alpha:
==> flow/design.v (excerpt) <==
module top_coldstorage(
  input         clk,           
  input         rst_n,         
  output        led_fan,       
  output        led_hum,       
  input         sda_lcd_in,
  output        sda_lcd_oe,
  output        scl_lcd,
  input         rx,
  output        tx
);
  wire clk_1MHz = clk;
  wire [127:0] lcd_row1, lcd_row2;
  wire lcd_en, lcd_done;
  wire [7:0] temperature, humidity;
  wire dht_en, dht_data_ready;
  wire [7:0] chr_cmd, chr_val0, chr_val1;
  wire rx_msg_done, en_tx, tx_msg_done;
  logic_controller logic_controller_inst(
    .clk(clk_1MHz),
    .rst_n(rst_n),
    .temperature(temperature),
    .humidity(humidity),
    .dht_en(dht_en),
    .dht_data_ready(dht_data_ready),
    .chr_cmd(chr_cmd),
    .chr_val0(chr_val0),
    .chr_val1(chr_val1),
    .en_tx(en_tx),
    .rx_msg_done(rx_msg_done),
    .tx_msg_done(tx_msg_done),
    .lcd_en(lcd_en),
    .lcd_done(lcd_done),
    .lcd_row1(lcd_row1),
    .lcd_row2(lcd_row2),
    .led_fan(led_fan),
    .led_hum(led_hum)
  );
  dht11_reader dht11_reader_inst(
    .clk(clk_1MHz),
    .rst_n(rst_n),
    .en(dht_en),
    .temperature(temperature),
    .humidity(humidity),
    .data_ready(dht_data_ready)
  );
  uart_string uart_string_inst(
    .clk_1Mhz(clk_1MHz),
    .rst_n(rst_n),
    .temperature(temperature),
    .humidity(humidity),
    .en_tx(en_tx),
    .tx_msg_done(tx_msg_done),
    .tx(tx),
    .rx(rx),
    .fan_state(led_fan),
    .hum_state(led_hum),
    .chr_cmd(chr_cmd),
    .chr_val0(chr_val0),
    .chr_val1(chr_val1),
    .rx_msg_done(rx_msg_done)
  );
  lcd_16x2 lcd_16x2_inst(
    .clk_1MHz(clk_1MHz),
    .rst_n(rst_n),
    .lcd_ena(lcd_en),
    .row1(lcd_row1),
    .row2(lcd_row2),
    .lcd_done(lcd_done),
    .sda_in(sda_lcd_in),
    .sda_oe(sda_lcd_oe),
    .scl(scl_lcd)
  );  
endmodule
Size in the first run: roughly 3200 cells after synthesis, ~520 flip-flops, ~9 I/O pins.
make LEC_CHECK=0 ABC_AREA=1 CAP_MARGIN=20 CELL_PAD_IN_SITES_GLOBAL_PLACEMENT=1 CORE_MARGIN=9 CORE_UTILIZATION=40 CTS_CLUSTER_DIAMETER=190 SLEW_MARGIN=40 finish   # period 3.25 ns
run.sh (not shown) runs the stock make flow with config.mk's settings and CLKGATE_MAP_FILE=.
| alpha | all stages done | FAIL | negative setup slack |
Relative to alpha, the following input files were edited for beta:
# alpha
export LEC_CHECK = 0
export ABC_AREA = 1
export CAP_MARGIN = 20
export CELL_PAD_IN_SITES_GLOBAL_PLACEMENT = 1
export CORE_MARGIN = 9
export CORE_UTILIZATION = 40
export CTS_CLUSTER_DIAMETER = 190
export SLEW_MARGIN = 40
create_clock -name core_clock -period 3.25 [get_ports {clk}]
# beta
export LEC_CHECK = 0
export ABC_AREA = 1
export CAP_MARGIN = 20
export CORE_MARGIN = 2
export CORE_UTILIZATION = 70
export CTS_CLUSTER_SIZE = 74
export SLEW_MARGIN = 20
create_clock -name core_clock -period 6.38 [get_ports {clk}]
Results
Slack of the worst reg-to-reg path (higher): beta
Delta (beta minus alpha): power in sequential cells down about 50%, synthesized cell area held steady.
beta: global-route usage higher than alpha
After detailed routing, alpha needs more wire than beta.
beta | status: complete | timing, DRC, antenna: pass
Of beta and alpha, it is beta that has the higher via count of the first global-routing pass.
Between alpha and beta, logic gate share of total power is higher for beta, alpha comes in under that.
#### Input delta (gamma over beta)
# beta
export LEC_CHECK = 0
export ABC_AREA = 1
export CAP_MARGIN = 20
export CORE_MARGIN = 2
export CORE_UTILIZATION = 70
export CTS_CLUSTER_SIZE = 74
export SLEW_MARGIN = 20
create_clock -name core_clock -period 6.38 [get_ports {clk}]
# gamma
export LEC_CHECK = 0
export CAP_MARGIN = 20
export CORE_MARGIN = 2
export CORE_UTILIZATION = 53
export SLEW_MARGIN = 20
create_clock -name core_clock -period 5.41 [get_ports {clk}]
## What came out
gamma finished every stage and its layout cleared the timing, DRC and antenna checks.
beta finished end to end and its layout was clean on timing, DRC and antenna.
beta → gamma: final instance count without filler cells went down, synthesized cell count went down, sequential share of cell area went down.
Re proportion of final cell area spent on non-clock buffers: beta was lower than gamma.
gamma gives more final critical-path share of the clock period than beta did.
Changes in delta relative to gamma:
# gamma
export LEC_CHECK = 0
export CAP_MARGIN = 20
export CORE_MARGIN = 2
export CORE_UTILIZATION = 53
export SLEW_MARGIN = 20
create_clock -name core_clock -period 5.41 [get_ports {clk}]
# delta
export LEC_CHECK = 0
export ABC_AREA = 1
export CAP_MARGIN = 20
export CORE_MARGIN = 9
export CORE_UTILIZATION = 40
export CTS_CLUSTER_DIAMETER = 190
export SLEW_MARGIN = 20
create_clock -name core_clock -period 10.0 [get_ports {clk}]
--- outcome ---
- In the reports for delta and gamma, the larger worst relative slew slack belongs to gamma.
- Compared gamma against delta; total via count in the routed design within noise.
- When the final numbers for delta and gamma were put side by side, the final wirelength turned out to be greater in gamma.
- Sort delta and gamma by area after synthesis, ascending, and delta comes first.
- Diff gamma -> delta: number of max-slew violations in the final report shows no meaningful change, worst hold slack across all endpoints went up by 21 ps.

## run 1
Starting RTL as in the previous note.
Settings: LEC_CHECK=0, ABC_AREA=1, CAP_MARGIN=10, CORE_MARGIN=2, CORE_UTILIZATION=72, CTS_CLUSTER_DIAMETER=41, CTS_CLUSTER_SIZE=74, PLACE_DENSITY=0.7, SETUP_SLACK_MARGIN=2.12, SLEW_MARGIN=20; clock period 8.38 ns.
Edits applied to the flow inputs when going from run 1 to run 2:
Settings: CAP_MARGIN now 20, was 10; ABC_AREA no longer set, was 1; CORE_UTILIZATION now 40, was 72; SETUP_SLACK_MARGIN no longer set, was 2.12; PLACE_DENSITY no longer set, was 0.7; CTS_CLUSTER_SIZE no longer set, was 74; CTS_CLUSTER_DIAMETER no longer set, was 41; the clock period (ns, I/O delays scaled along) now 5.41, was 8.38.
### Flow results
Run 2 went all the way through synthesis, placement and routing and the layout is clean on timing, DRC and antenna. Going from run 1 to run 2, the switching power was found to have gone up by 84 uW. The share of total power in the clock network number comes out lower for run 1 vs run 2. Delta (run 2 minus run 1): fraction of the cycle the final worst path needs now larger, area fraction of clock buffers and clock inverters has decreased, setup slack on the worst flop-to-flop path went down by 3570 ps.
Changes in run 3 relative to run 2:
Settings: CORE_UTILIZATION changed from 40 to 70; ABC_AREA newly set to 1; SETUP_SLACK_MARGIN newly set to -0.1; the clock period (ns, I/O delays scaled along) changed from 5.41 to 3.0.
==> results <==
- In run 3 the implementation completed, yet the final layout does not meet the checks, the culprit being negative setup slack.
- On number of enable-type register cells in the synthesized netlist, run 3 and run 2 are basically level.
- Comparing run 3 and run 2, the higher complex-gate fraction of the synthesized area is on run 2.
- In run 3, the highest fanout seen on the critical path came out 15 below the value in run 2.
- Sort run 3 and run 2 by combinational fraction of design power desc -> top: run 3
- Compare run 3 and run 2 | wire length of the first global-routing pass lower: run 2
- Looking at synthesized cell count, run 3 sits 10% above run 2.
- Relative to run 2, routing usage on met2 increased by 35 points in run 3.
Power and IR drop assume default switching activity.
